===== design/flow/run.sh =====
#!/bin/bash
# the make line also repeats each setting of config.mk as NAME=value (left out here)
make -C /OpenROAD-flow-scripts/flow DESIGN_CONFIG=/design/flow/config.mk WORK_HOME=/design/flow/orfs CLKGATE_MAP_FILE= finish

===== design/flow/config.mk =====
export PLATFORM = sky130hd
export DESIGN_NAME = cordic
export DESIGN_NICKNAME = cordic
export VERILOG_FILES = /design/flow/design.v
export SDC_FILE = /design/flow/constraint.sdc
export NUM_CORES = 4
export LEC_CHECK = 0
export ABC_AREA = 1
export CAP_MARGIN = 0
export CORE_MARGIN = 2
export CORE_UTILIZATION = 71
export CTS_CLUSTER_DIAMETER = 35
export CTS_CLUSTER_SIZE = 49
export PLACE_DENSITY_LB_ADDON = 0.06
export SETUP_SLACK_MARGIN = 1.1
export SLEW_MARGIN = 20

===== design/flow/constraint.sdc =====
create_clock -name core_clock -period 3.69 [get_ports {clk_in}]
set_input_delay 0.7380 -clock core_clock [delete_from_list [all_inputs] [get_ports {clk_in}]]
set_output_delay 0.7380 -clock core_clock [all_outputs]
set_load 0.01 [all_outputs]

===== design/flow/design.v =====
module cordic(
        clk_in,
        reset_n,
        ena,
        phase_in,
        phase_out,
        cos_o,
        sin_o
        );
  parameter dat_width = 16, pha_width =16, pipeline = 10;
  input clk_in, reset_n, ena;
  input [pha_width-1 : 0] phase_in;
  output [pha_width-1 : 0] phase_out;
  output [dat_width-1 : 0] cos_o, sin_o;
  reg [dat_width-1 : 0] x[pipeline :0];
  reg [dat_width-1 : 0] y[pipeline :0];
  reg [pha_width-1 : 0] z[pipeline :0];
  reg [pha_width-1 : 0] phase_tmp[pipeline :0];
  wire [dat_width-1:0] amp;
  wire [pha_width-1:0] atan [32:0];
  assign amp = 32'd1304065887 >>(32-dat_width);       
  assign atan[0] = 32'd536870912 >>(32-pha_width);    
	assign atan[1] = 32'd316933407 >>(32-pha_width);    
	assign atan[2]	= 32'd167458907 >>(32-pha_width);    
	assign atan[3]= 32'd85004756 >>(32-pha_width);      
	assign atan[4]= 32'd42667331 >>(32-pha_width);      
	assign atan[5]= 32'd21354465 >>(32-pha_width);      
	assign atan[6]= 32'd10679838 >>(32-pha_width);      
	assign atan[7]= 32'd5340245 >>(32-pha_width);       
	assign atan[8]= 32'd2670163 >>(32-pha_width);       
	assign atan[9]= 32'd1335087 >>(32-pha_width);       
	assign atan[10]= 32'd667544 >>(32-pha_width);       
	assign atan[11]= 32'd333772 >>(32-pha_width);       
	assign atan[12]= 32'd166886 >>(32-pha_width);       
	assign atan[13]= 32'd83443 >>(32-pha_width);       
	assign atan[14]= 32'd41722 >>(32-pha_width);       
	assign atan[15]= 32'd20861 >>(32-pha_width);       
	assign atan[16]= 32'd10430 >>(32-pha_width);       
	assign atan[17]= 32'd5215 >>(32-pha_width);       
	assign atan[18]= 32'd2608 >>(32-pha_width);       
	assign atan[19]= 32'd1304 >>(32-pha_width);       
	assign atan[20]= 32'd652 >>(32-pha_width);       
	assign atan[21]= 32'd326 >>(32-pha_width);      
	assign atan[22]= 32'd163 >>(32-pha_width);
	assign atan[23]= 32'd81 >>(32-pha_width);
	assign atan[24]= 32'd41 >>(32-pha_width);
	assign atan[25]= 32'd20 >>(32-pha_width);
	assign atan[26]= 32'd10 >>(32-pha_width);
	assign atan[27]= 32'd5 >>(32-pha_width);
	assign atan[28]= 32'd3 >>(32-pha_width);
	assign atan[29]= 32'd1 >>(32-pha_width);
	assign atan[30]= 32'd1 >>(32-pha_width);
	assign atan[31]= 32'd0 >>(32-pha_width);
	assign atan[32]= 32'd0 >>(32-pha_width);
always @(posedge clk_in )
begin
  if( !reset_n )   
  begin
     x[0] <= 0;
      y[0] <= 0;
      z[0] <= 0;
      phase_tmp[0] <=  0;
  end
  else
  begin
      x[0] <= amp;
      y[0] <= 0;
      z[0] <= { 2'b0, phase_in[pha_width-3 : 0]};
      phase_tmp[0] <=  phase_in;                  
  end    
end
genvar i;
  wire [dat_width-1 : 0] x_tmp[pipeline-1 :0];
  wire [dat_width-1 : 0] y_tmp[pipeline-1 :0];
  wire [pha_width-1 : 0] z_tmp[pipeline-1 :0];
generate for(i=1;i<=pipeline;i=i+1) begin:cordic_core  
  cordic_step #(dat_width,pha_width,i) cordic_step_inst(x[i-1],y[i-1],z[i-1],atan[i-1],x_tmp[i-1],y_tmp[i-1],z_tmp[i-1]);
  always @(posedge clk_in)
  begin
   if(!reset_n)
   begin
      x[i] <= 0;
      y[i] <= 0;
      z[i] <= 0;
      phase_tmp[i]<=0;
   end
   else 
   begin             
      x[i] <= x_tmp[i-1];     
      y[i] <= y_tmp[i-1];     
      z[i] <= z_tmp[i-1]; 
      phase_tmp[i] <= phase_tmp[i-1];      
   end        
  end
end
endgenerate
reg [dat_width-1 : 0] cos_o, sin_o;
reg [pha_width-1 : 0] phase_out;
wire [pha_width-1:0] quad_tmp;
wire [1:0] quad;
assign quad_tmp = phase_tmp[pipeline];
assign quad = quad_tmp[pha_width-1: pha_width-2];
wire [dat_width-1 : 0] x_o_wire, y_o_wire;
wire [dat_width-1 : 0] x_o_wire_tmp, y_o_wire_tmp;
assign x_o_wire_tmp = x[pipeline];
assign y_o_wire_tmp = y[pipeline];
assign x_o_wire = x_o_wire_tmp[dat_width-1] ? {(dat_width){1'b0}} : x[pipeline];
assign y_o_wire = y_o_wire_tmp[dat_width-1] ? {(dat_width){1'b0}} : y[pipeline];
always @(posedge clk_in)
begin
  if( !reset_n)
  begin
    cos_o <= 0;
    sin_o <= 0;
    phase_out <= 0;    
  end
  else    
  begin
    case( quad[1:0] )
      2'b00:begin
            cos_o <= x_o_wire; 
            sin_o <= y_o_wire; 
            end
      2'b01:begin
            cos_o <= ~y_o_wire + 1'b1;
            sin_o <= x_o_wire;
            end
      2'b10:begin
            cos_o <= ~x_o_wire + 1'b1;
            sin_o <= ~y_o_wire + 1'b1;
            end
      2'b11:begin
            cos_o <= y_o_wire;
            sin_o <= ~x_o_wire + 1'b1;
            end
      default:begin
            cos_o <= x_o_wire;
            sin_o <= y_o_wire;
            end
    endcase
    phase_out <= phase_tmp[pipeline];
  end
end
endmodule
module cordic_step(
  dat_a,
  dat_b,
  dat_c,
  dat_pha,
  out_a,
  out_b,
  out_c
  );
  parameter dat_width = 16, pha_width = 16, pipe_index = 3;
  input [dat_width-1:0] dat_a, dat_b;
  input [pha_width-1:0] dat_c;
  input [pha_width-1:0] dat_pha;
  output[dat_width-1:0] out_a, out_b;
  output [pha_width-1:0] out_c;
  wire [dat_width:0] out_a_tmp1, out_a_tmp2, out_a_tmp3, out_b_tmp1, out_b_tmp2, out_b_tmp3;
  wire [pha_width-1:0] out_c_tmp1,out_c_tmp2 ;
  wire [1:0] ov_a,ov_b;
generate
  if(pipe_index == 6'b1 )
  begin
    assign out_a_tmp1 = { dat_a[dat_width-1], dat_a} + { dat_b[dat_width-1], dat_b};
    assign out_b_tmp1 = { dat_b[dat_width-1], dat_b} - { dat_a[dat_width-1], dat_a};
    assign out_c_tmp1 = dat_c + dat_pha;
    assign out_a_tmp2 = { dat_a[dat_width-1], dat_a} - { dat_b[dat_width-1], dat_b};
    assign out_b_tmp2 = { dat_b[dat_width-1], dat_b} + { dat_a[dat_width-1], dat_a};
    assign out_c_tmp2 = dat_c - dat_pha;
  end
  else
  begin
     assign out_a_tmp1 = { dat_a[dat_width-1], dat_a} + { { (pipe_index){dat_b[dat_width-1]} }, dat_b[dat_width-1: (pipe_index-1)] } ;
     assign out_b_tmp1 = { dat_b[dat_width-1], dat_b} - { { (pipe_index){dat_a[dat_width-1]} }, dat_a[dat_width-1: (pipe_index-1)] } ;
     assign out_c_tmp1 = dat_c + dat_pha;
     assign out_a_tmp2 = { dat_a[dat_width-1], dat_a} - { { (pipe_index){dat_b[dat_width-1]} }, dat_b[dat_width-1: (pipe_index-1)] } ;
     assign out_b_tmp2 = { dat_b[dat_width-1], dat_b} + { { (pipe_index){dat_a[dat_width-1]} }, dat_a[dat_width-1: (pipe_index-1)] } ;
     assign out_c_tmp2 = dat_c - dat_pha;
  end
  assign out_a_tmp3 = dat_c[pha_width-1] ? out_a_tmp1 :out_a_tmp2;
  assign out_b_tmp3 = dat_c[pha_width-1] ? out_b_tmp1 :out_b_tmp2;
endgenerate
  assign ov_a = out_a_tmp3[dat_width:dat_width-1];
  assign ov_b = out_b_tmp3[dat_width:dat_width-1];
  assign out_a = ~^ ov_a ? (out_a_tmp3[dat_width-1:0]):(ov_a[1] ? {1'b1, {(dat_width-1){1'b0}} } : {1'b0, {(dat_width-1){1'b1}} } );
  assign out_b = ~^ ov_b ? (out_b_tmp3[dat_width-1:0]):(ov_b[1] ? {1'b1, {(dat_width-1){1'b0}} } : {1'b0, {(dat_width-1){1'b1}} } );
  assign out_c = dat_c[pha_width-1] ? out_c_tmp1 :out_c_tmp2;
endmodule

==> impl_metrics.toml, run 1 <==
# flow metrics
[logic_synthesis]
common_cells = "nand2_1, inv_1, dfxtp_1"
synth_cell_types = 56
ys_sh_mux = 0
seq_area_frac_synth = 0.301
fp_nets = 6162
adder_share = 0.135
syn_area_um2 = 39600
topCellsByArea = "dfxtp_1, nand2_1, ha_1, inv_1, nand3_1"
top_area_cell = "dfxtp_1"
yosysCellCount = 5729
ys_async_sr_fraction = 0
numSynthFlops = 595
ys_chip_area_um2 = 39600
ys_warn_count = 9
logic_family = "simple AND/OR/NAND/NOR gates"
most_common_cell = "nand2_1"
netlist.area_leader.share = 0.301
syn-mean-instance-area_um2 = 6.91
compound_area_frac = 0.133
syn_inst = 5729
ys_sh_xor = 0.0695
flop_cell = "dfxtp_1"
edf_count = 0
simple_gate_area_frac = 0.277

[die]
fp_util = 0.718
die_area_um2 = 57600
top_level_ports = 67
die_w_um = 240
die_h_um = 240
row_count = 86
core-area_um2 = 55100

[place]
gp_congestion = 1.00
dpl-instance-area_um2 = 41200
io_buffers = 65
dp_hpwl_um = 74100

[clock_network]
numCtsBuffers = 91
htree_levels = 3
cts_hold_buf = 0
root_buffer = "clkbuf_16"
clkSinkCount = 595
clockBufferDepth = 3

[status]
stop_stage = "global routing (5_1_grt)"
status = "stopped before the end"
error_line = "[ERROR DPL-0038] Utilization greater than 100%, impossible to legalize"
-- stage by stage --
step                      setup WS (ns)  hold WS (ns)   util  instances
after global placement            0.478         0.392  0.747       6437
after CTS                         0.744         0.403  0.903       6828
after floorplan                    1.01         0.390      -       5729
after detailed placement          0.461         0.395  0.747       6437
-- what timing repair did --
item                                    CTS
gates cloned                             27
resized                                 868
buffers inserted                        193
pin swaps                               378
endpoints found under the setup margin  257
==> run 2, diff against run 1 <==
Settings changed: CAP_MARGIN 0 to 20, CORE_UTILIZATION 71 to 66, CTS_CLUSTER_DIAMETER 35 to 271, CTS_CLUSTER_SIZE 49 to unset, HOLD_SLACK_MARGIN set to -0.1, PLACE_DENSITY_LB_ADDON 0.06 to unset, SETUP_SLACK_MARGIN 1.1 to unset.
Clock period 3.69 ns to 2.65 ns, I/O delays scaled along.
==> impl_metrics.toml, run 2 <==
# flow metrics
[status]
status = "stopped before the end"
stop_stage = "global routing (5_1_grt)"

[logic_synthesis]
topCellsByArea = "dfxtp_1, nand2_1, ha_1, inv_1, nand3_1"
yosysCellCount = 5729
simple_gate_area_frac = 0.277
numSynthFlops = 595
syn_inst = 5729
ys_sh_xor = 0.0695
netlist.area_leader.share = 0.301
ys_sh_mux = 0
syn-mean-instance-area_um2 = 6.91
logic_family = "simple AND/OR/NAND/NOR gates"
ys_async_sr_fraction = 0
fp_nets = 6162
seq_area_frac_synth = 0.301
common_cells = "nand2_1, inv_1, dfxtp_1"
ys_chip_area_um2 = 39600
edf_count = 0
flop_cell = "dfxtp_1"
compound_area_frac = 0.133
synth_cell_types = 56
adder_share = 0.135
syn_area_um2 = 39600
ys_warn_count = 9
most_common_cell = "nand2_1"
top_area_cell = "dfxtp_1"

[die]
top_level_ports = 67
fp_util = 0.669
die_w_um = 249
die_h_um = 249
row_count = 89
core-area_um2 = 59100
die_area_um2 = 61900

[clock_network]
htree_levels = 2
numCtsBuffers = 60
clkSinkCount = 595
root_buffer = "clkbuf_16"
clockBufferDepth = 3
cts_hold_buf = 0

[place]
io_buffers = 65
gp_congestion = 0.963
dp_hpwl_um = 83300
dp.cells = 7161
[run 2: stage by stage]
| stage | setup WS [ns] | instance area (um2) |
|---|---|---|
| floorplan | -0.0298 | 39900 |
| global placement | -0.262 | 46500 |
| detailed placement | -0.349 | 46500 |
| CTS | -0.233 | 51500 |
[run 2: timing repair]
item                       4_1_cts
setup buffers                   56
pin swaps                      217
resized                        576
cloned                          16
setup endpoints to repair      253
==> run 3, diff against run 2 <==
Settings changed: ABC_AREA 1 to unset, CORE_UTILIZATION 66 to 65, CTS_CLUSTER_DIAMETER 271 to unset, CTS_CLUSTER_SIZE set to 64, HOLD_SLACK_MARGIN -0.1 to -0.09, SETUP_SLACK_MARGIN set to -0.33, TNS_END_PERCENT set to 5.
Clock period 2.65 ns to 4.74 ns, I/O delays scaled along.
==> impl_metrics.toml, run 3 <==
# synthesis and place-and-route metrics
[status]
status = "complete, no violations"

[cells_and_area]
fill_cells = 4537
final_net_count = 4705
syn2layout_area_growth_pct = 9.50
seqCellArea_um2 = 11900
comb_area_um2 = 23300

[global_routing]
grt_pass1_vias = 27000
grt_max_degree = 228
grt_pass1_wl_um = 130000
track_usage = 0.269
antenna_found_initial = 0
gr-total-overflow = 0

[flow_run]
tool_warnings = 40
maxCapViolCount = 0

[drt]
drt_pass1_iterations = 5
vias_per_cell = 5.72
vias = 29000
totalWireLength_um = 78100
routedWlPerCell_um = 15.4
drtIter0Drc = 1745
final_antenna_net_count = 0
num_antenna_cells = 0
drc = 0

[clock_network]
cts.reportedPaths.clkPinSlew_ns = 0.06
htree_levels = 2
numCtsBuffers = 60
cts_hold_buf = 0
tritoncts = "done"
post_cts_buffers = 0
cts_resized = 0
clkSinkCount = 595
clockBufferDepth = 3
root_buffer = "clkbuf_16"
insertion_delay_ns = 0.65

[logic_synthesis]
adder_share = 0.146
ys_async_sr_fraction = 0
ys_sh_mux = 0.0107
synth_cell_types = 101
common_cells = "dfxtp_1, ha_1, nor2_1"
syn-mean-instance-area_um2 = 8.59
logic_family = "AND-OR/OR-AND gates"
ys_chip_area_um2 = 36500
syn_area_um2 = 36500
flop_cell = "dfxtp_1"
fp_nets = 4679
ys_warn_count = 9
top_area_cell = "dfxtp_1"
ys_sh_xor = 0.0971
topCellsByArea = "dfxtp_1, ha_1, xnor2_1, a21oi_1, o21ai_0"
syn_inst = 4246
seq_area_frac_synth = 0.326
most_common_cell = "dfxtp_1"
simple_gate_area_frac = 0.172
edf_count = 0
numSynthFlops = 595
netlist.area_leader.share = 0.326
compound_area_frac = 0.212
yosysCellCount = 4246

[worst_setup_path]
cp.depth = 14
r2r-end = "y[10][12]"
cp_top_family = "AND-OR/OR-AND gates"
cp_slowest_cell = "o21ai_1"
end_kind = "register"
rr_startpoint = "x[9][9]"
required_ns = 5.23
path_max_fanout = 15
ff2ff_setup_slack_ns = 0.35
startpoint = "x[9][9]"
cp-start-kind = "register"
cp.arrival_ns = 4.88
critPathKind = "reg -> reg"
worst-path-buf-inv = 1
path_cells = "inv_1, ha_1, nor2_1, xnor2_1, ha_1, a211oi_1, o21ai_0, a21oi_1, o21ai_1, o311ai_1, a21oi_1, xnor2_1, o21ai_1, o21ai_0"
crit_path_max_incr_delay_ns = 0.68
crit_end = "y[10][12]"
ff2ff_path_depth = 14

[die]
die_h_um = 241
die_area_um2 = 58000
fp_util = 0.660
top_level_ports = 67
die_w_um = 241
core-area_um2 = 55300
row_count = 86

[hold_path]
hold_start = "z[0][8]"
hold_depth = 1
holdPathEnd = "z[1][8]"
min_path_type = "reg -> reg"

[sta]
fin_crit_ns = 4.39
slew_viol_final = 0
fin_skew_ns = 0.0432
fin_ws_ns = 0.347
finalClockPeriodUsage = 0.927
setup_tns_ns = 0
timing.slew.headroom = 0.394
worst_slew_pin_slew_ns = 0.909
setup_viol = 0
hold_viol_final = 0
fmax_ghz = 0.228

[place]
dp_hpwl_um = 58600
dp_slack_ns = 0.407
gp_congestion = 0.910
io_buffers = 65
-- run 3: area by class of cell --
class / instances / area share
multi-input cells: 3319 / 0.583
well taps: 748 / 0.0234
repair buffers: 97 / 0.0230
clock buffers: 77 / 0.0419
inverters: 199 / 0.0188
flip-flops and latches: 595 / 0.298
clock inverters: 35 / 0.0119
-- run 3: through the flow --
step	util	cells	cell area, um2	hold slack (ns)
final	0.722	5070	40000	0.396
after global routing	0.722	5070	40000	0.404
after CTS	0.722	5069	39900	0.387
after detailed placement	0.683	4957	37800	0.417
after global placement	0.683	4957	37800	0.412
after floorplan	-	4246	36500	0.384
-- run 3: metal layers --
metal  up-vias  part of all wire  global-route usage
li1      15100                 -                   -
met1     13300              0.48               0.358
met2       533              0.46               0.464
met3       131             0.039              0.0291
met4         0             0.023              0.0743
met5         -                 0                   0
==> run 4, diff against run 3 <==
Settings changed: ABC_AREA set to 1, CORE_ASPECT_RATIO set to 0.96, CORE_MARGIN 2 to 9, CORE_UTILIZATION 65 to 31, CTS_CLUSTER_SIZE 64 to 19, HOLD_SLACK_MARGIN -0.09 to unset, SETUP_SLACK_MARGIN -0.33 to unset, TNS_END_PERCENT 5 to unset.
Clock period 4.74 ns to 5.0 ns, I/O delays scaled along.
==> impl_metrics.toml, run 4 <==
# synthesis and place-and-route metrics
[status]
status = "complete, no violations"

[worst_setup_path]
cp.depth = 23
cp-start-kind = "register"
path_max_fanout = 12
cp.arrival_ns = 4.37
r2r-end = "x[3][8]"
crit_top_cell = "nand2_1"
crit_end = "x[3][8]"
ff2ff_setup_slack_ns = 1.22
crit_path_max_incr_delay_ns = 0.68
ff2ff_path_depth = 23
path_cells = "inv_1, ha_1, ha_1, nor2_1, inv_1, nand2_1, xor2_1, ha_1, nand2_1, inv_1, nand2_1, inv_1, nand2_1, inv_1, nand3_1, nand2_1, inv_2, nand2_1, nand2_1, nand2_1, nand2_1, nand2_1, nor2_1"
required_ns = 5.58
end_kind = "register"
cp_top_family = "simple AND/OR/NAND/NOR gates"
critPathKind = "reg -> reg"
rr_startpoint = "x[2][9]"
cp_slowest_cell = "dfxtp_1"
startpoint = "x[2][9]"
worst-path-buf-inv = 6

[drt]
drtIter0Drc = 2302
drt_pass1_iterations = 5
final_antenna_net_count = 0
totalWireLength_um = 103000
num_antenna_cells = 0
drc = 0
vias = 35600
routedWlPerCell_um = 13.7
vias_per_cell = 4.74

[logic_synthesis]
syn_area_um2 = 39600
ys_async_sr_fraction = 0
syn-mean-instance-area_um2 = 6.91
ys_sh_xor = 0.0695
topCellsByArea = "dfxtp_1, nand2_1, ha_1, inv_1, nand3_1"
seq_area_frac_synth = 0.301
synth_cell_types = 56
ys_warn_count = 9
simple_gate_area_frac = 0.277
ys_sh_mux = 0
yosysCellCount = 5729
adder_share = 0.135
ys_chip_area_um2 = 39600
numSynthFlops = 595
top_area_cell = "dfxtp_1"
edf_count = 0
common_cells = "nand2_1, inv_1, dfxtp_1"
most_common_cell = "nand2_1"
logic_family = "simple AND/OR/NAND/NOR gates"
flop_cell = "dfxtp_1"
syn_inst = 5729
fp_nets = 6162
netlist.area_leader.share = 0.301
compound_area_frac = 0.133

[cells_and_area]
syn2layout_area_growth_pct = 11.9
comb_area_um2 = 24300
seqCellArea_um2 = 11900
final_net_count = 6195
final_util = 0.349
fill_cells = 13600

[place]
gp_congestion = 0.909
dp_hpwl_um = 81600
io_buffers = 65

[clock_network]
cts.reportedPaths.clkPinSlew_ns = 0.06
root_buffer = "clkbuf_16"
clockBufferDepth = 3
tritoncts = "done"
post_cts_buffers = 0
insertion_delay_ns = 0.67
htree_levels = 3
numCtsBuffers = 68
cts_hold_buf = 0
cts_resized = 0
clkSinkCount = 595

[sta]
finalClockPeriodUsage = 0.757
setup_tns_ns = 0
slew_viol_final = 0
rsz0062_at_grt = "false"
hold_viol_final = 0
fin_crit_ns = 3.78
fin_skew_ns = 0.0540
fmax_ghz = 0.264
timing.slew.headroom = 0.442
setup_viol = 0
worst_slew_pin_slew_ns = 0.830

[global_routing]
gr-total-overflow = 0
track_usage = 0.142
grt_pass1_wl_um = 169000
grt_max_degree = 118
grt_pass1_vias = 33500
antenna_found_initial = 1

[die]
die_area_um2 = 141000
fp_util = 0.312
row_count = 128
top_level_ports = 67
core-area_um2 = 127000
die_w_um = 383
die_h_um = 368

[hold_path]
min_path_type = "reg -> reg"
holdPathEnd = "phase_tmp[6][5]"
hold_start = "phase_tmp[5][5]"
hold_depth = 2

[flow_run]
maxCapViolCount = 0
tool_warnings = 38
[run 4: metrics by stage]
step,hold slack (ns),cells,cell area (um2),worst slack (ns)
floorplan,0.390,5729,39600,1.81
global placement,0.391,7382,42000,1.32
detailed placement,0.395,7382,42000,1.25
CTS,0.384,7500,44300,1.21
global route,0.407,7500,44300,0.699
finish,0.394,7500,44300,1.22
[run 4: area by class of cell]
cell class / instances / share of cell area
clock inverter: 20 / 0.00820
clock buffer: 98 / 0.0439
tap: 1690 / 0.0478
multi-input combinational: 4274 / 0.549
sequential: 595 / 0.269
timing repair buffer: 93 / 0.0204
inverter: 730 / 0.0620
[run 4: routing by layer]
layer,share of wire,vias up,track usage
met5,0,-,0
met4,0.030,0,0.0457
met3,0.039,177,0.0188
met2,0.46,718,0.237
met1,0.48,15900,0.188
li1,-,18700,-
==> run 5, diff against run 4 <==
Settings changed: CELL_PAD_IN_SITES_DETAIL_PLACEMENT set to 0, CORE_ASPECT_RATIO 0.96 to unset, CORE_MARGIN 9 to 2, CORE_UTILIZATION 31 to 72, CTS_CLUSTER_DIAMETER set to 363, CTS_CLUSTER_SIZE 19 to 72, GPL_TIMING_DRIVEN set to 1, MIN_ROUTING_LAYER set to met1, PLACE_DENSITY set to 0.35, SETUP_SLACK_MARGIN set to -0.16.
Clock period 5.0 ns to 2.53 ns, I/O delays scaled along.
==> impl_metrics.toml, run 5 <==
# flow metrics
[status]
status = "stopped before the end"
stop_stage = "global routing (5_1_grt)"
error_line = "[ERROR GRT-0116] Global routing finished with congestion. Check the congestion regions in the DRC Viewer."

[logic_synthesis]
flop_cell = "dfxtp_1"
syn-mean-instance-area_um2 = 6.91
ys_sh_xor = 0.0695
simple_gate_area_frac = 0.277
seq_area_frac_synth = 0.301
syn_inst = 5729
adder_share = 0.135
common_cells = "nand2_1, inv_1, dfxtp_1"
ys_async_sr_fraction = 0
edf_count = 0
ys_chip_area_um2 = 39600
topCellsByArea = "dfxtp_1, nand2_1, ha_1, inv_1, nand3_1"
numSynthFlops = 595
yosysCellCount = 5729
ys_sh_mux = 0
compound_area_frac = 0.133
synth_cell_types = 56
logic_family = "simple AND/OR/NAND/NOR gates"
netlist.area_leader.share = 0.301
most_common_cell = "nand2_1"
syn_area_um2 = 39600
top_area_cell = "dfxtp_1"
fp_nets = 6162
ys_warn_count = 9

[clock_network]
cts_hold_buf = 0
root_buffer = "clkbuf_16"
htree_levels = 1
clockBufferDepth = 3
clkSinkCount = 595
numCtsBuffers = 12

[place]
io_buffers = 65
gp_congestion = 1.03
dp.cells = 7258
dpl-instance-area_um2 = 47700
dp_hpwl_um = 91900

[global_routing]
track_usage = 0.705
gr-total-overflow = 14

[die]
fp_util = 0.731
die_area_um2 = 56900
top_level_ports = 67
die_h_um = 238
core-area_um2 = 54100
row_count = 85
die_w_um = 238
[run 5: timing repair]
action                                  in CTS
pin swaps                                  337
gates resized                              712
buffers inserted                           116
cloned                                      21
endpoints found under the hold margin        0
endpoints found under the setup margin     255
[run 5: layer usage]
layer  global-route usage  GRT overflow
met2                0.923             0
met1                0.697             0
met3                0.498             3
met4                0.703            11
met5                0.237             0
[run 5: stage by stage]
step | setup WS (ns)
floorplan | -0.167
global placement | -0.385
detailed placement | -0.524
CTS | -0.465
==> run 6, diff against run 5 <==
Settings changed: CAP_MARGIN 20 to 0, CELL_PAD_IN_SITES_DETAIL_PLACEMENT 0 to unset, CORE_UTILIZATION 72 to 71, CTS_CLUSTER_DIAMETER 363 to unset, CTS_CLUSTER_SIZE 72 to 49, GPL_TIMING_DRIVEN 1 to unset, HOLD_SLACK_MARGIN set to 0.29, MIN_ROUTING_LAYER met1 to unset, PLACE_DENSITY 0.35 to unset, SETUP_SLACK_MARGIN -0.16 to -0.11.
Clock period 2.53 ns to 2.56 ns, I/O delays scaled along.
==> impl_metrics.toml, run 6 <==
# flow metrics
[logic_synthesis]
most_common_cell = "nand2_1"
compound_area_frac = 0.133
syn-mean-instance-area_um2 = 6.91
logic_family = "simple AND/OR/NAND/NOR gates"
ys_chip_area_um2 = 39600
adder_share = 0.135
ys_sh_mux = 0
numSynthFlops = 595
syn_area_um2 = 39600
top_area_cell = "dfxtp_1"
ys_async_sr_fraction = 0
syn_inst = 5729
seq_area_frac_synth = 0.301
ys_warn_count = 9
flop_cell = "dfxtp_1"
common_cells = "nand2_1, inv_1, dfxtp_1"
ys_sh_xor = 0.0695
yosysCellCount = 5729
fp_nets = 6162
netlist.area_leader.share = 0.301
synth_cell_types = 56
topCellsByArea = "dfxtp_1, nand2_1, ha_1, inv_1, nand3_1"
simple_gate_area_frac = 0.277
edf_count = 0

[place]
io_buffers = 65
dp_hpwl_um = 89600
dpl-instance-area_um2 = 47700
gp_congestion = 1.02
dp_slack_ns = -0.523
dp.cells = 7302

[status]
stop_stage = "global routing (5_1_grt)"
status = "stopped before the end"
error_line = "[ERROR GRT-0116] Global routing finished with congestion. Check the congestion regions in the DRC Viewer."

[die]
top_level_ports = 67
die_h_um = 240
core-area_um2 = 55100
die_w_um = 240
fp_util = 0.718
row_count = 86
die_area_um2 = 57600

[clock_network]
root_buffer = "clkbuf_16"
numCtsBuffers = 60
clkSinkCount = 595
clockBufferDepth = 3
htree_levels = 2

[global_routing]
track_usage = 0.696
gr-total-overflow = 64
==> run 6: per-stage QoR <==
stage          hold slack, ns  setup TNS (ns)
2_1_floorplan           0.390          -16.47
3_3_place_gp            0.392          -56.59
3_5_place_dp            0.395          -84.07
4_1_cts                 0.365          -51.79
==> run 6: metal layers <==
layer	overflow	track usage
met1	0	0.696
met2	36	0.904
met3	4	0.508
met4	24	0.639
met5	0	0.307
==> run 6: what timing repair did <==
action,CTS
hold buffers,1
gates cloned,10
setup endpoints to repair,252
gates resized,464
pin swaps,227
buffers inserted,55
hold endpoints to repair,30
==> run 7, diff against run 6 <==
Settings changed: CAP_MARGIN 0 to 20, CORE_UTILIZATION 71 to 40, CTS_CLUSTER_SIZE 49 to 46, HOLD_SLACK_MARGIN 0.29 to unset, MAX_ROUTING_LAYER set to met4, MIN_ROUTING_LAYER set to met2, PLACE_DENSITY_LB_ADDON set to 0.01, SETUP_SLACK_MARGIN -0.11 to 0.5.
Clock period 2.56 ns to 5.89 ns, I/O delays scaled along.
==> impl_metrics.toml, run 7 <==
# synthesis and place-and-route metrics
[worst_setup_path]
cp_top_family = "simple AND/OR/NAND/NOR gates"
path_cells = "inv_1, nand2_1, o21ai_0, xor2_1, ha_1, nand2_1, o21ai_0, a21oi_1, nand2_1, inv_1, nand2_1, nand3_1, nand2_1, nor2_1"
startpoint = "z[5][15]"
cp_slowest_cell = "dfxtp_1"
cp.arrival_ns = 4.86
worst-path-buf-inv = 2
ff2ff_setup_slack_ns = 1.57
crit_end = "y[6][1]"
crit_top_cell = "nand2_1"
crit_path_max_incr_delay_ns = 0.98
r2r-end = "y[6][1]"
required_ns = 6.43
ff2ff_path_depth = 14
end_kind = "register"
cp.depth = 14
cp-start-kind = "register"
critPathKind = "reg -> reg"
rr_startpoint = "z[5][15]"
path_max_fanout = 22

[hold_path]
holdPathEnd = "phase_tmp[5][0]"
hold_start = "phase_tmp[4][0]"
hold_depth = 2
min_path_type = "reg -> reg"

[clock_network]
root_buffer = "clkbuf_16"
numCtsBuffers = 70
cts_hold_buf = 0
cts.reportedPaths.clkPinSlew_ns = 0.06
clockBufferDepth = 3
clkSinkCount = 595
htree_levels = 3
post_cts_buffers = 0
cts_resized = 0
tritoncts = "done"
insertion_delay_ns = 0.67

[logic_synthesis]
ys_warn_count = 9
fp_nets = 6162
compound_area_frac = 0.133
numSynthFlops = 595
netlist.area_leader.share = 0.301
flop_cell = "dfxtp_1"
top_area_cell = "dfxtp_1"
yosysCellCount = 5729
syn_area_um2 = 39600
seq_area_frac_synth = 0.301
adder_share = 0.135
synth_cell_types = 56
syn_inst = 5729
ys_async_sr_fraction = 0
ys_sh_mux = 0
most_common_cell = "nand2_1"
syn-mean-instance-area_um2 = 6.91
ys_chip_area_um2 = 39600
common_cells = "nand2_1, inv_1, dfxtp_1"
simple_gate_area_frac = 0.277
topCellsByArea = "dfxtp_1, nand2_1, ha_1, inv_1, nand3_1"
logic_family = "simple AND/OR/NAND/NOR gates"
edf_count = 0
ys_sh_xor = 0.0695

[place]
dp_hpwl_um = 87300
io_buffers = 65
gp_congestion = 0.973
dpl-instance-area_um2 = 41400

[drt]
vias = 50600
final_antenna_net_count = 0
drtIter0Drc = 6560
routedWlPerCell_um = 16.2
drt_pass1_iterations = 14
vias_per_cell = 7.12
drc = 0
totalWireLength_um = 115000

[sta]
timing.slew.headroom = 0.327
slew_viol_final = 0
fin_crit_ns = 4.32
fmax_ghz = 0.232
rsz0062_at_grt = "false"
fin_skew_ns = 0.0245
worst_slew_pin_slew_ns = 1.01
setup_tns_ns = 0
finalClockPeriodUsage = 0.733
hold_viol_final = 0
setup_viol = 0

[flow_run]
maxCapViolCount = 0
tool_warnings = 42

[die]
fp_util = 0.403
row_count = 115
die_area_um2 = 101000
core-area_um2 = 98300
top_level_ports = 67
die_w_um = 319
die_h_um = 319

[global_routing]
antenna_found_initial = 3
gr-total-overflow = 0
grt_pass1_vias = 52800
grt_max_degree = 173
grt_pass1_wl_um = 182000
track_usage = 0.352

[cells_and_area]
final_net_count = 6186
final_util = 0.445
design_area_um2 = 43800
fill_cells = 10400
syn2layout_area_growth_pct = 10.6

[status]
status = "complete, no violations"
## run 7: metal layers
layer | vias up | track usage | share of wire
met5 | - | - | 0
met4 | 0 | 0.0420 | 0.058
met3 | 848 | 0.495 | 0.44
met2 | 12400 | 0.386 | 0.50
met1 | 18700 | - | 0
li1 | 18600 | - | -
## run 7: per-stage QoR
stage	setup WS, ns	hold WS (ns)	instances
floorplan	2.70	0.390	5729
global placement	1.80	0.392	6968
detailed placement	1.72	0.395	6968
CTS	1.69	0.407	7094
global route	1.04	0.420	7105
finish	1.57	0.399	7106
## run 7: cell type report
class                           count  area (um2)  share of cell area
Inverter                          730        2750              0.0627
Clock buffer                       94        1980              0.0453
Tap cell                         1287        1610              0.0368
Multi-Input combinational cell   4274       24300               0.555
Clock inverter                     32         395             0.00903
Timing Repair Buffer               82         808              0.0185
Antenna cell                       12        30.0            0.000686
Sequential cell                   595       11900               0.272
==> run 8, diff against run 7 <==
Settings changed: ABC_AREA 1 to 0, CORE_ASPECT_RATIO set to 0.96, CORE_MARGIN 2 to 9, CORE_UTILIZATION 40 to 31, CTS_CLUSTER_DIAMETER set to 70, CTS_CLUSTER_SIZE 46 to 21, GPL_TIMING_DRIVEN set to 0, PLACE_DENSITY_LB_ADDON 0.01 to unset, SETUP_SLACK_MARGIN 0.5 to unset, SLEW_MARGIN 20 to 40.
Clock period 5.89 ns to 2.17 ns, I/O delays scaled along.
==> impl_metrics.toml, run 8 <==
# synthesis and place-and-route metrics
[sta]
hold_viol_final = 0
finalClockPeriodUsage = 1.75
timing.slew.headroom = 0.384
fmax_ghz = 0.263
hold_slack_ns = 0.359
fin_crit_ns = 3.81
fin_ws_ns = -1.64
slew_viol_final = 0
rsz0062_at_grt = "true"
worst_slew_pin_slew_ns = 0.923
fin_skew_ns = 0.0597
setup_tns_ns = -512.89
setup_viol = 591

[status]
violatedChecks = "negative setup slack"
status = "complete, but fails checks"

[logic_synthesis]
common_cells = "dfxtp_1, ha_1, nor2_1"
edf_count = 0
yosysCellCount = 4246
logic_family = "AND-OR/OR-AND gates"
syn-mean-instance-area_um2 = 8.59
topCellsByArea = "dfxtp_1, ha_1, xnor2_1, a21oi_1, o21ai_0"
ys_warn_count = 9
syn_area_um2 = 36500
fp_nets = 4679
top_area_cell = "dfxtp_1"
flop_cell = "dfxtp_1"
ys_sh_xor = 0.0971
simple_gate_area_frac = 0.172
syn_inst = 4246
ys_async_sr_fraction = 0
synth_cell_types = 101
compound_area_frac = 0.212
ys_sh_mux = 0.0107
most_common_cell = "dfxtp_1"
adder_share = 0.146
netlist.area_leader.share = 0.326
seq_area_frac_synth = 0.326
numSynthFlops = 595
ys_chip_area_um2 = 36500

[die]
die_area_um2 = 130000
core-area_um2 = 116000
die_h_um = 354
die_w_um = 368
fp_util = 0.315
top_level_ports = 67
row_count = 122

[drt]
totalWireLength_um = 108000
drt_pass1_iterations = 15
drc = 0
vias_per_cell = 7.09
final_antenna_net_count = 0
vias = 44100
drtIter0Drc = 7211
routedWlPerCell_um = 17.3

[worst_setup_path]
ff2ff_setup_slack_ns = -1.64
r2r-end = "x[8][11]"
cp-start-kind = "register"
worst-path-buf-inv = 2
path_cells = "or4_4, or3_4, ha_4, mux2i_4, ha_4, or3_4, nand2b_4, o211ai_1, and3_1, a311oi_2, buf_4, a31oi_4, nand2b_4, clkbuf_16, o21ai_2"
rr_startpoint = "y[7][13]"
cp_top_family = "simple AND/OR/NAND/NOR gates"
cp_slowest_cell = "or4_4"
crit_path_max_incr_delay_ns = 0.52
cp.depth = 15
critPathKind = "reg -> reg"
required_ns = 2.70
startpoint = "y[7][13]"
end_kind = "register"
cp.arrival_ns = 4.34
crit_end = "x[8][11]"
path_max_fanout = 5
ff2ff_path_depth = 15

[flow_run]
maxCapViolCount = 0
tool_warnings = 39

[clock_network]
tritoncts = "done"
numCtsBuffers = 41
insertion_delay_ns = 0.66
cts_hold_buf = 0
cts.reportedPaths.clkPinSlew_ns = 0.08
root_buffer = "clkbuf_16"
htree_levels = 2
clockBufferDepth = 3
clkSinkCount = 595

[hold_path]
holdPathEnd = "x[0][11]"
min_path_type = "in -> reg"
hold_start = "reset_n"
hold_depth = 1

[place]
io_buffers = 65
gp_congestion = 0.960
dp_hpwl_um = 75700

[global_routing]
grt_pass1_wl_um = 163000
grt_max_degree = 23
track_usage = 0.241
antenna_found_initial = 0
grt_pass1_vias = 45700
gr-total-overflow = 0

[cells_and_area]
final_net_count = 5079
final_util = 0.410
syn2layout_area_growth_pct = 30.3
fill_cells = 11400
## run 8: per-layer routing
layer  global-route usage  part of all wire  vias up
met5                    -                 0        -
met4               0.0334             0.084        0
met3                0.321              0.40     1172
met2                0.279              0.51    11500
met1                    -                 0    15700
li1                     -                 -    15700
## run 8: metrics by stage
stage	worst slack (ns)	cell area, um2	cells
6_report	-1.64	47500	6222
5_1_grt	-1.77	47500	6218
4_1_cts	-1.52	44500	6064
3_5_place_dp	-2.05	40700	5862
3_3_place_gp	-3.75	40700	5861
2_1_floorplan	-1.34	38100	4246
## run 8: timing repair
item | 4_1_cts | 5_1_grt
setup buffers | 128 | 142
resized | 309 | 424
pin swaps | 132 | 201
cloned | 11 | 13
setup endpoints to repair | 586 | 591
## run 8: final cells by class
class | instances | area [um2] | area share
Clock buffer | 43 | 1030 | 0.0217
Buffer | 132 | 1070 | 0.0225
Sequential cell | 595 | 12100 | 0.255
Tap cell | 1550 | 1940 | 0.0408
Multi-Input combinational cell | 3319 | 27100 | 0.570
Clock inverter | 22 | 313 | 0.00658
Inverter | 199 | 790 | 0.0166
Antenna cell | 4 | 10.0 | 0.000211
Timing Repair Buffer | 358 | 3160 | 0.0665
==> run 9, diff against run 8 <==
Settings changed: ABC_AREA 0 to 1, CORE_ASPECT_RATIO 0.96 to unset, CORE_MARGIN 9 to 2, CORE_UTILIZATION 31 to 66, CTS_CLUSTER_DIAMETER 70 to unset, CTS_CLUSTER_SIZE 21 to unset, GPL_TIMING_DRIVEN 0 to unset, HOLD_SLACK_MARGIN set to 0.29, MAX_ROUTING_LAYER met4 to unset, MIN_ROUTING_LAYER met2 to unset, SETUP_SLACK_MARGIN set to -0.11, SLEW_MARGIN 40 to 20.
Clock period 2.17 ns to 2.72 ns, I/O delays scaled along.
==> impl_metrics.toml, run 9 <==
# synthesis and place-and-route metrics
[drt]
drt_pass1_iterations = 12
final_antenna_net_count = 0
drtIter0Drc = 5939
num_antenna_cells = 0
drc = 0
vias_per_cell = 6.25
totalWireLength_um = 148000
routedWlPerCell_um = 20.3
vias = 45700

[worst_setup_path]
cp.arrival_ns = 3.72
worst-path-buf-inv = 4
critPathKind = "reg -> reg"
crit_end = "y[4][11]"
r2r-end = "y[4][11]"
crit_path_max_incr_delay_ns = 0.39
path_max_fanout = 6
cp_top_family = "simple AND/OR/NAND/NOR gates"
end_kind = "register"
startpoint = "x[3][4]"
ff2ff_setup_slack_ns = -0.48
crit_top_cell = "nand2_1"
ff2ff_path_depth = 19
path_cells = "inv_2, ha_4, nand2_1, o21ai_0, xnor2_1, inv_1, ha_2, nand2_1, nor2_1, nand3_1, nand3_1, nand2_1, nand2_1, inv_1, nand2_1, nand3_2, buf_6, nand3_1, nand2_1"
cp-start-kind = "register"
cp_slowest_cell = "ha_2"
rr_startpoint = "x[3][4]"
cp.depth = 19
required_ns = 3.24

[sta]
fin_crit_ns = 3.20
setup_viol = 243
fmax_ghz = 0.313
fin_ws_ns = -0.477
slew_viol_final = 0
worst_slew_pin_slew_ns = 0.711
hold_viol_final = 0
timing.slew.headroom = 0.521
rsz0062_at_grt = "true"
finalClockPeriodUsage = 1.18
fin_skew_ns = 0.0536

[logic_synthesis]
ys_sh_mux = 0
syn-mean-instance-area_um2 = 6.91
top_area_cell = "dfxtp_1"
ys_warn_count = 9
edf_count = 0
numSynthFlops = 595
yosysCellCount = 5729
compound_area_frac = 0.133
ys_sh_xor = 0.0695
logic_family = "simple AND/OR/NAND/NOR gates"
topCellsByArea = "dfxtp_1, nand2_1, ha_1, inv_1, nand3_1"
syn_area_um2 = 39600
common_cells = "nand2_1, inv_1, dfxtp_1"
ys_chip_area_um2 = 39600
fp_nets = 6162
syn_inst = 5729
seq_area_frac_synth = 0.301
adder_share = 0.135
ys_async_sr_fraction = 0
netlist.area_leader.share = 0.301
synth_cell_types = 56
flop_cell = "dfxtp_1"
most_common_cell = "nand2_1"
simple_gate_area_frac = 0.277

[hold_path]
min_path_type = "reg -> reg"
holdPathEnd = "z[1][5]"
hold_start = "z[0][5]"
hold_depth = 2

[global_routing]
grt_pass1_vias = 38600
antenna_found_initial = 2
track_usage = 0.358
grt_max_degree = 90
grt_pass1_wl_um = 186000
gr-total-overflow = 0

[cells_and_area]
fill_cells = 2574
final_net_count = 6926
comb_area_um2 = 28900
syn2layout_area_growth_pct = 35.4
stdcell_count = 7311
final_util = 0.906
seqCellArea_um2 = 12000

[place]
dp.cells = 7100
io_buffers = 65
dp_hpwl_um = 84700
gp_congestion = 0.994

[clock_network]
cts.reportedPaths.clkPinSlew_ns = 0.06
numCtsBuffers = 59
root_buffer = "clkbuf_16"
clkSinkCount = 595
htree_levels = 2
tritoncts = "done"
insertion_delay_ns = 0.69
clockBufferDepth = 3

[die]
die_w_um = 249
top_level_ports = 67
core-area_um2 = 59100
row_count = 89
die_area_um2 = 61900
fp_util = 0.669
die_h_um = 249

[flow_run]
maxCapViolCount = 0
tool_warnings = 40

[status]
violatedChecks = "negative setup slack"
status = "complete, but fails checks"
-- run 9: layout make-up --
class                           count  share of cell area
Multi-Input combinational cell   4280               0.539
Sequential cell                   595               0.224
Inverter                          730              0.0519
Clock buffer                       72              0.0296
Clock inverter                     34             0.00857
Timing Repair Buffer              827               0.128
Tap cell                          773              0.0181
-- run 9: metrics by stage --
step	setup TNS (ns)	area [um2]	setup slack, ns	hold WS, ns
after floorplan	-4.65	39600	-0.103	0.390
after global placement	-28.05	45800	-0.294	0.391
after detailed placement	-42.86	45800	-0.429	0.395
after CTS	-19.85	48800	-0.165	0.374
after global routing	-89.52	53600	-0.603	0.385
final	-60.27	53600	-0.477	0.368
-- run 9: routing by layer --
| metal | vias up | track usage | part of all wire |
|---|---|---|---|
| met2 | 3445 | 0.626 | 0.46 |
| met1 | 20700 | 0.456 | 0.35 |
| met5 | - | 0 | 0.000074 |
| met4 | 2 | 0.128 | 0.075 |
| li1 | 20300 | - | - |
| met3 | 1201 | 0.0432 | 0.11 |
-- run 9: what timing repair did --
item / in CTS / in global routing
pin swaps: 89 / 432
hold endpoints to repair: 15 / 0
setup buffers: 21 / 84
hold buffers: 1 / 0
cloned: 6 / 15
resized: 223 / 992
setup endpoints to repair: 230 / 256
==> run 10, diff against run 9 <==
Settings changed: CORE_UTILIZATION 66 to 72, HOLD_SLACK_MARGIN 0.29 to unset, MAX_ROUTING_LAYER set to met4, PLACE_DENSITY_LB_ADDON set to 0.04, SETUP_SLACK_MARGIN -0.11 to 0.9.
Clock period 2.72 ns to 3.1 ns, I/O delays scaled along.
==> impl_metrics.toml, run 10 <==
# flow metrics
[logic_synthesis]
ys_sh_mux = 0
logic_family = "simple AND/OR/NAND/NOR gates"
ys_sh_xor = 0.0695
ys_async_sr_fraction = 0
ys_warn_count = 9
syn_inst = 5729
ys_chip_area_um2 = 39600
common_cells = "nand2_1, inv_1, dfxtp_1"
most_common_cell = "nand2_1"
netlist.area_leader.share = 0.301
syn_area_um2 = 39600
top_area_cell = "dfxtp_1"
edf_count = 0
topCellsByArea = "dfxtp_1, nand2_1, ha_1, inv_1, nand3_1"
flop_cell = "dfxtp_1"
seq_area_frac_synth = 0.301
adder_share = 0.135
syn-mean-instance-area_um2 = 6.91
simple_gate_area_frac = 0.277
compound_area_frac = 0.133
numSynthFlops = 595
synth_cell_types = 56
yosysCellCount = 5729
fp_nets = 6162

[clock_network]
clkSinkCount = 595
root_buffer = "clkbuf_16"
clockBufferDepth = 3
numCtsBuffers = 61
htree_levels = 2
cts_hold_buf = 0

[place]
dp_hpwl_um = 77500
dpl-instance-area_um2 = 42500
dp_slack_ns = -0.0958
gp_congestion = 0.998
io_buffers = 65

[die]
top_level_ports = 67
fp_util = 0.731
die_w_um = 238
die_h_um = 238
die_area_um2 = 56900
core-area_um2 = 54100
row_count = 85

[status]
stop_stage = "global routing (5_1_grt)"
status = "stopped before the end"
## run 10: timing repair
action	CTS
resized	200
endpoints found under the setup margin	311
gates cloned	8
pin swaps	92
buffers inserted	48
## run 10: metrics by stage
step | std cells | hold WS [ns]
floorplan | 5729 | 0.390
global placement | 6442 | 0.391
detailed placement | 6442 | 0.395
CTS | 6612 | 0.280
==> run 11, diff against run 10 <==
Settings changed: CELL_PAD_IN_SITES_DETAIL_PLACEMENT set to 0, CORE_UTILIZATION 72 to 46, GPL_TIMING_DRIVEN set to 0, MAX_ROUTING_LAYER met4 to unset, MIN_ROUTING_LAYER set to met1, PLACE_DENSITY_LB_ADDON 0.04 to 0.16, SETUP_SLACK_MARGIN 0.9 to 0.75.
Clock period 3.1 ns to 3.28 ns, I/O delays scaled along.
==> impl_metrics.toml, run 11 <==
# synthesis and place-and-route metrics
[status]
status = "complete, no violations"

[drt]
final_antenna_net_count = 0
drt_pass1_iterations = 15
vias = 39700
drtIter0Drc = 2552
num_antenna_cells = 0
routedWlPerCell_um = 16.9
drc = 0
totalWireLength_um = 127000
vias_per_cell = 5.30

[worst_setup_path]
required_ns = 3.83
r2r-end = "x[10][14]"
cp-start-kind = "register"
critPathKind = "reg -> reg"
worst-path-buf-inv = 5
crit_end = "x[10][14]"
rr_startpoint = "y[9][9]"
startpoint = "y[9][9]"
path_max_fanout = 8
path_cells = "inv_4, ha_4, nor3b_4, nand3_2, nor2_2, inv_1, ha_1, nand2_1, nand2_1, inv_2, ha_4, nand2_2, inv_2, nand3_2, nand3b_1, nand3_1, nand2_4, buf_12, nand2_8, nand2_8, o21ai_4"
end_kind = "register"
crit_path_max_incr_delay_ns = 0.37
cp.depth = 21
cp_slowest_cell = "dfxtp_4"
ff2ff_setup_slack_ns = 0.29
ff2ff_path_depth = 21
cp_top_family = "simple AND/OR/NAND/NOR gates"
cp.arrival_ns = 3.55

[cells_and_area]
syn2layout_area_growth_pct = 39.0
stdcell_count = 7489
design_area_um2 = 55000
final_util = 0.646
fill_cells = 7186
final_net_count = 6723
seqCellArea_um2 = 12100
comb_area_um2 = 30900

[place]
dpl-instance-area_um2 = 42500
dp_hpwl_um = 88700
dp_slack_ns = -0.468
io_buffers = 65
gp_congestion = 0.923
dp.cells = 6938

[clock_network]
root_buffer = "clkbuf_16"
htree_levels = 3
cts_hold_buf = 0
clkSinkCount = 595
tritoncts = "done"
clockBufferDepth = 3
insertion_delay_ns = 0.63
numCtsBuffers = 68
cts.reportedPaths.clkPinSlew_ns = 0.06

[logic_synthesis]
netlist.area_leader.share = 0.301
ys_sh_xor = 0.0695
adder_share = 0.135
ys_async_sr_fraction = 0
syn_area_um2 = 39600
numSynthFlops = 595
compound_area_frac = 0.133
edf_count = 0
ys_sh_mux = 0
flop_cell = "dfxtp_1"
syn-mean-instance-area_um2 = 6.91
ys_warn_count = 9
syn_inst = 5729
top_area_cell = "dfxtp_1"
common_cells = "nand2_1, inv_1, dfxtp_1"
most_common_cell = "nand2_1"
synth_cell_types = 56
fp_nets = 6162
topCellsByArea = "dfxtp_1, nand2_1, ha_1, inv_1, nand3_1"
ys_chip_area_um2 = 39600
seq_area_frac_synth = 0.301
yosysCellCount = 5729
simple_gate_area_frac = 0.277
logic_family = "simple AND/OR/NAND/NOR gates"

[die]
fp_util = 0.465
die_area_um2 = 88400
die_h_um = 297
die_w_um = 297
core-area_um2 = 85100
top_level_ports = 67
row_count = 107

[global_routing]
grt_max_degree = 22
grt_pass1_vias = 38300
use_met2 = 0.472
grt_use_met1 = 0.339
grt_pass1_wl_um = 196000
gr-total-overflow = 0
met3_usage = 0.0313
antenna_found_initial = 1
track_usage = 0.271
busiest_layer = "met2"

[sta]
timing.slew.headroom = 0.252
hold_slack_ns = 0.402
fmax_ghz = 0.334
worst_slew_pin_slew_ns = 1.12
fin_crit_ns = 2.99
finalClockPeriodUsage = 0.912
fin_skew_ns = 0.0261
hold_viol_final = 0
fin_ws_ns = 0.288
rsz0062_at_grt = "true"
setup_viol = 0
setup_tns_ns = 0
slew_viol_final = 0

[hold_path]
min_path_type = "reg -> reg"
hold_start = "phase_tmp[3][0]"
holdPathEnd = "phase_tmp[4][0]"
hold_depth = 2

[flow_run]
tool_warnings = 39
maxCapViolCount = 0
==> run 11: repair_timing <==
action,in CTS,in global routing
cloned,29,5
gates resized,1128,592
setup buffers,292,100
endpoints found under the hold margin,0,0
endpoints found under the setup margin,375,352
pin swaps,493,457
==> run 11: layout make-up <==
cell class / count / share of cell area
timing repair buffer: 490 / 0.0782
inverter: 730 / 0.0518
tap: 1144 / 0.0260
multi-input combinational: 4275 / 0.562
buffer: 130 / 0.0182
clock inverter: 43 / 0.00937
sequential: 595 / 0.221
clock buffer: 82 / 0.0337
==> run 11: metal layers <==
metal	vias up	wire, um
met5	-	0
met4	0	5080
li1	19900	-
met1	18400	54000
met3	290	6160
met2	1104	61300
==> run 12, diff against run 11 <==
Settings changed: CORE_UTILIZATION 46 to 70, CTS_CLUSTER_DIAMETER set to 59, CTS_CLUSTER_SIZE set to 72, GPL_TIMING_DRIVEN 0 to 1, PLACE_DENSITY set to 0.67, PLACE_DENSITY_LB_ADDON 0.16 to unset, SETUP_SLACK_MARGIN 0.75 to 0.74.
Clock period 3.28 ns to 2.53 ns, I/O delays scaled along.
==> impl_metrics.toml, run 12 <==
# flow metrics
[logic_synthesis]
topCellsByArea = "dfxtp_1, nand2_1, ha_1, inv_1, nand3_1"
syn-mean-instance-area_um2 = 6.91
ys_async_sr_fraction = 0
synth_cell_types = 56
syn_inst = 5729
ys_chip_area_um2 = 39600
common_cells = "nand2_1, inv_1, dfxtp_1"
numSynthFlops = 595
most_common_cell = "nand2_1"
syn_area_um2 = 39600
ys_sh_xor = 0.0695
edf_count = 0
ys_warn_count = 9
seq_area_frac_synth = 0.301
simple_gate_area_frac = 0.277
compound_area_frac = 0.133
netlist.area_leader.share = 0.301
ys_sh_mux = 0
flop_cell = "dfxtp_1"
adder_share = 0.135
logic_family = "simple AND/OR/NAND/NOR gates"
top_area_cell = "dfxtp_1"
yosysCellCount = 5729
fp_nets = 6162

[place]
dp.cells = 7253
dpl-instance-area_um2 = 48700
gp_congestion = 1.01
dp_slack_ns = -0.457
dp_hpwl_um = 88400
io_buffers = 65

[die]
die_w_um = 242
die_area_um2 = 58500
core-area_um2 = 56200
fp_util = 0.705
top_level_ports = 67
row_count = 87
die_h_um = 242

[status]
stop_stage = "clock tree synthesis (4_1_cts)"
status = "stopped before the end"
error_line = "[ERROR DPL-0033] detailed placement checks failed during check placement."
[run 12: metrics by stage]
stage | setup TNS, ns | hold WS [ns]
after floorplan | -7.18 | 0.390
after global placement | -37.76 | 0.391
after detailed placement | -63.77 | 0.395
==> run 13, diff against run 12 <==
Settings changed: ABC_AREA 1 to unset, CELL_PAD_IN_SITES_DETAIL_PLACEMENT 0 to unset, CORE_UTILIZATION 70 to 68, CTS_CLUSTER_DIAMETER 59 to unset, CTS_CLUSTER_SIZE 72 to 75, GPL_TIMING_DRIVEN 1 to unset, MIN_ROUTING_LAYER met1 to unset, PLACE_DENSITY 0.67 to unset, SETUP_SLACK_MARGIN 0.74 to -0.33, TNS_END_PERCENT set to 5.
Clock period 2.53 ns to 4.61 ns, I/O delays scaled along.
==> impl_metrics.toml, run 13 <==
# synthesis and place-and-route metrics
[worst_setup_path]
path_cells = "nor4_1, nand2_1, ha_1, inv_1, o21ai_0, ha_1, o21a_1, o21a_1, a21oi_1, o21ai_1, o311ai_1, a21oi_1, xnor2_1, o21ai_1, o21ai_0"
ff2ff_path_depth = 15
cp-start-kind = "register"
cp_slowest_cell = "o21ai_1"
worst-path-buf-inv = 1
crit_end = "y[10][9]"
cp.depth = 15
cp.arrival_ns = 4.89
path_max_fanout = 15
cp_top_family = "AND-OR/OR-AND gates"
required_ns = 5.09
rr_startpoint = "x[9][12]"
r2r-end = "y[10][9]"
ff2ff_setup_slack_ns = 0.21
end_kind = "register"
crit_path_max_incr_delay_ns = 0.70
critPathKind = "reg -> reg"
startpoint = "x[9][12]"

[die]
top_level_ports = 67
die_h_um = 236
die_area_um2 = 55500
die_w_um = 236
fp_util = 0.692
core-area_um2 = 52800
row_count = 84

[global_routing]
grt_max_degree = 128
antenna_found_initial = 0
grt_pass1_vias = 27700
track_usage = 0.282
gr-total-overflow = 0
grt_pass1_wl_um = 132000

[logic_synthesis]
fp_nets = 4679
common_cells = "dfxtp_1, ha_1, nor2_1"
compound_area_frac = 0.212
topCellsByArea = "dfxtp_1, ha_1, xnor2_1, a21oi_1, o21ai_0"
ys_sh_mux = 0.0107
netlist.area_leader.share = 0.326
ys_sh_xor = 0.0971
edf_count = 0
syn_inst = 4246
flop_cell = "dfxtp_1"
seq_area_frac_synth = 0.326
adder_share = 0.146
ys_chip_area_um2 = 36500
logic_family = "AND-OR/OR-AND gates"
syn_area_um2 = 36500
most_common_cell = "dfxtp_1"
numSynthFlops = 595
yosysCellCount = 4246
synth_cell_types = 101
ys_warn_count = 9
top_area_cell = "dfxtp_1"
syn-mean-instance-area_um2 = 8.59
ys_async_sr_fraction = 0
simple_gate_area_frac = 0.172

[clock_network]
cts_resized = 0
cts_hold_buf = 0
numCtsBuffers = 59
root_buffer = "clkbuf_16"
tritoncts = "done"
insertion_delay_ns = 0.65
clkSinkCount = 595
post_cts_buffers = 0
clockBufferDepth = 3
cts.reportedPaths.clkPinSlew_ns = 0.06
htree_levels = 2

[place]
io_buffers = 65
dp_slack_ns = 0.270
gp_congestion = 0.910
dp_hpwl_um = 59400
dp.cells = 4908

[hold_path]
hold_depth = 1
min_path_type = "reg -> reg"
hold_start = "phase_tmp[7][2]"
holdPathEnd = "phase_tmp[8][2]"

[sta]
fin_ws_ns = 0.206
hold_viol_final = 0
setup_viol = 0
worst_slew_pin_slew_ns = 0.968
fin_skew_ns = 0.0476
fin_crit_ns = 4.40
timing.slew.headroom = 0.348
setup_tns_ns = 0
slew_viol_final = 0
finalClockPeriodUsage = 0.955
hold_slack_ns = 0.426
fmax_ghz = 0.227

[drt]
num_antenna_cells = 0
met1_length_um = 36700
drc = 0
vias_per_cell = 5.84
met3_length_um = 3410
vias = 29300
top_layer_used = "met4"
totalWireLength_um = 79500
drt_pass1_iterations = 6
final_antenna_net_count = 0
drtIter0Drc = 1887
met2WireLength_um = 37400
routedWlPerCell_um = 15.8

[status]
status = "complete, no violations"

[cells_and_area]
seqCellArea_um2 = 11900
stdcell_count = 5017
final_net_count = 4715
comb_area_um2 = 23300
fill_cells = 4017
syn2layout_area_growth_pct = 9.47
final_util = 0.757

[flow_run]
maxCapViolCount = 0
tool_warnings = 42
==> run 13: final cells by class <==
cell class,instances,share of cell area
clock buffers,71,0.0403
inverters,199,0.0188
flip-flops and latches,595,0.298
clock inverters,37,0.0135
multi-input cells,3319,0.583
repair buffers,108,0.0248
well taps,688,0.0216
==> run 13: metal layers <==
metal,up-vias,global-route usage
met1,13500,0.370
met2,575,0.488
met3,134,0.0324
met5,-,0
li1,15100,-
met4,0,0.0851
==> run 13: metrics by stage <==
step           cell area [um2]
4_1_cts                  39900
3_5_place_dp             37800
3_3_place_gp             37800
5_1_grt                  39900
2_1_floorplan            36500
6_report                 39900
==> run 14, diff against run 13 <==
Settings changed: ABC_AREA set to 1, CORE_UTILIZATION 68 to 60, CTS_CLUSTER_SIZE 75 to 100, SETUP_SLACK_MARGIN -0.33 to unset, TNS_END_PERCENT 5 to unset.
Clock period 4.61 ns to 2.53 ns, I/O delays scaled along.
==> impl_metrics.toml, run 14 <==
# synthesis and place-and-route metrics
[drt]
vias = 43500
num_antenna_cells = 0
routedWlPerCell_um = 17.3
vias_per_cell = 5.64
drt_pass1_iterations = 7
drtIter0Drc = 3794
totalWireLength_um = 134000
final_antenna_net_count = 0
drc = 0

[clock_network]
cts_hold_buf = 0
insertion_delay_ns = 0.64
cts.reportedPaths.clkPinSlew_ns = 0.06
htree_levels = 3
root_buffer = "clkbuf_16"
clockBufferDepth = 3
numCtsBuffers = 66
clkSinkCount = 595
tritoncts = "done"

[logic_synthesis]
ys_sh_mux = 0
topCellsByArea = "dfxtp_1, nand2_1, ha_1, inv_1, nand3_1"
most_common_cell = "nand2_1"
syn_inst = 5729
syn_area_um2 = 39600
compound_area_frac = 0.133
synth_cell_types = 56
edf_count = 0
ys_async_sr_fraction = 0
seq_area_frac_synth = 0.301
simple_gate_area_frac = 0.277
adder_share = 0.135
syn-mean-instance-area_um2 = 6.91
ys_chip_area_um2 = 39600
ys_sh_xor = 0.0695
ys_warn_count = 9
yosysCellCount = 5729
fp_nets = 6162
numSynthFlops = 595
flop_cell = "dfxtp_1"
logic_family = "simple AND/OR/NAND/NOR gates"
common_cells = "nand2_1, inv_1, dfxtp_1"
top_area_cell = "dfxtp_1"
netlist.area_leader.share = 0.301

[sta]
setup_viol = 256
hold_viol_final = 0
fin_ws_ns = -0.645
fin_crit_ns = 3.18
finalClockPeriodUsage = 1.26
slew_viol_final = 0
worst_slew_pin_slew_ns = 0.857
fin_skew_ns = 0.0411
rsz0062_at_grt = "true"
timing.slew.headroom = 0.429
fmax_ghz = 0.315

[worst_setup_path]
ff2ff_setup_slack_ns = -0.65
worst-path-buf-inv = 3
r2r-end = "x[8][2]"
ff2ff_path_depth = 16
cp-start-kind = "register"
path_max_fanout = 4
rr_startpoint = "y[7][11]"
cp.depth = 16
end_kind = "register"
required_ns = 3.04
cp.arrival_ns = 3.68
critPathKind = "reg -> reg"
cp_top_family = "AND-OR/OR-AND gates"
startpoint = "y[7][11]"
cp_slowest_cell = "ha_2"
crit_end = "x[8][2]"
crit_top_cell = "nor2_2"
crit_path_max_incr_delay_ns = 0.42
path_cells = "nor2_2, nand2_1, nor2_2, nand2_2, o21ai_4, a21oi_1, ha_2, inv_1, o31ai_2, nor2_2, buf_4, nand3_1, nand2_2, buf_6, a21oi_1, nor2_2"

[hold_path]
hold_depth = 3
holdPathEnd = "z[1][0]"
min_path_type = "in -> reg"
hold_start = "reset_n"

[die]
row_count = 94
die_area_um2 = 68000
fp_util = 0.604
core-area_um2 = 65500
top_level_ports = 67
die_h_um = 261
die_w_um = 261

[global_routing]
grt_use_met1 = 0.440
use_met2 = 0.607
grt_pass1_vias = 40300
track_usage = 0.348
grt_pass1_wl_um = 195000
grt_max_degree = 147
gr-total-overflow = 0
antenna_found_initial = 1
busiest_layer = "met2"
met3_usage = 0.0440

[place]
gp_congestion = 0.989
dp.cells = 7458
dpl-instance-area_um2 = 48600
dp_hpwl_um = 86500
dp_slack_ns = -0.424
io_buffers = 65

[cells_and_area]
syn2layout_area_growth_pct = 42.0
final_net_count = 7242
comb_area_um2 = 28700
seqCellArea_um2 = 12000
fill_cells = 3738
stdcell_count = 7726
design_area_um2 = 56200

[flow_run]
tool_warnings = 47
maxCapViolCount = 0

[status]
violatedChecks = "negative setup slack"
status = "complete, but fails checks"
run 14: layer usage:
metal / routed length, um / vias up / share of wire
li1: - / 20900 / -
met2: 63800 / 1932 / 0.48
met5: 11 / - / 0.000082
met4: 7090 / 2 / 0.053
met1: 53500 / 20100 / 0.40
met3: 9100 / 606 / 0.068
run 14: what timing repair did:
item / CTS / global route
endpoints found under the hold margin: 0 / 0
gates cloned: 17 / 3
resized: 577 / 398
buffers inserted: 83 / 48
pin swaps: 298 / 230
endpoints found under the setup margin: 254 / 267
run 14: final cells by class:
| class | count | share of cell area |
|---|---|---|
| sequential | 595 | 0.213 |
| tap | 864 | 0.0192 |
| clock inverter | 49 | 0.0115 |
| clock buffer | 72 | 0.0305 |
| timing repair buffer | 1135 | 0.165 |
| inverter | 730 | 0.0496 |
| multi-input combinational | 4281 | 0.511 |
run 14: through the flow:
step                utilization  TNS [ns]  hold WS (ns)
finish                    0.858    -85.20         0.164
global route              0.858   -123.51         0.171
CTS                       0.826    -43.73         0.148
detailed placement        0.742    -74.23         0.395
global placement          0.742    -56.92         0.391
floorplan                     -     -5.08         0.390
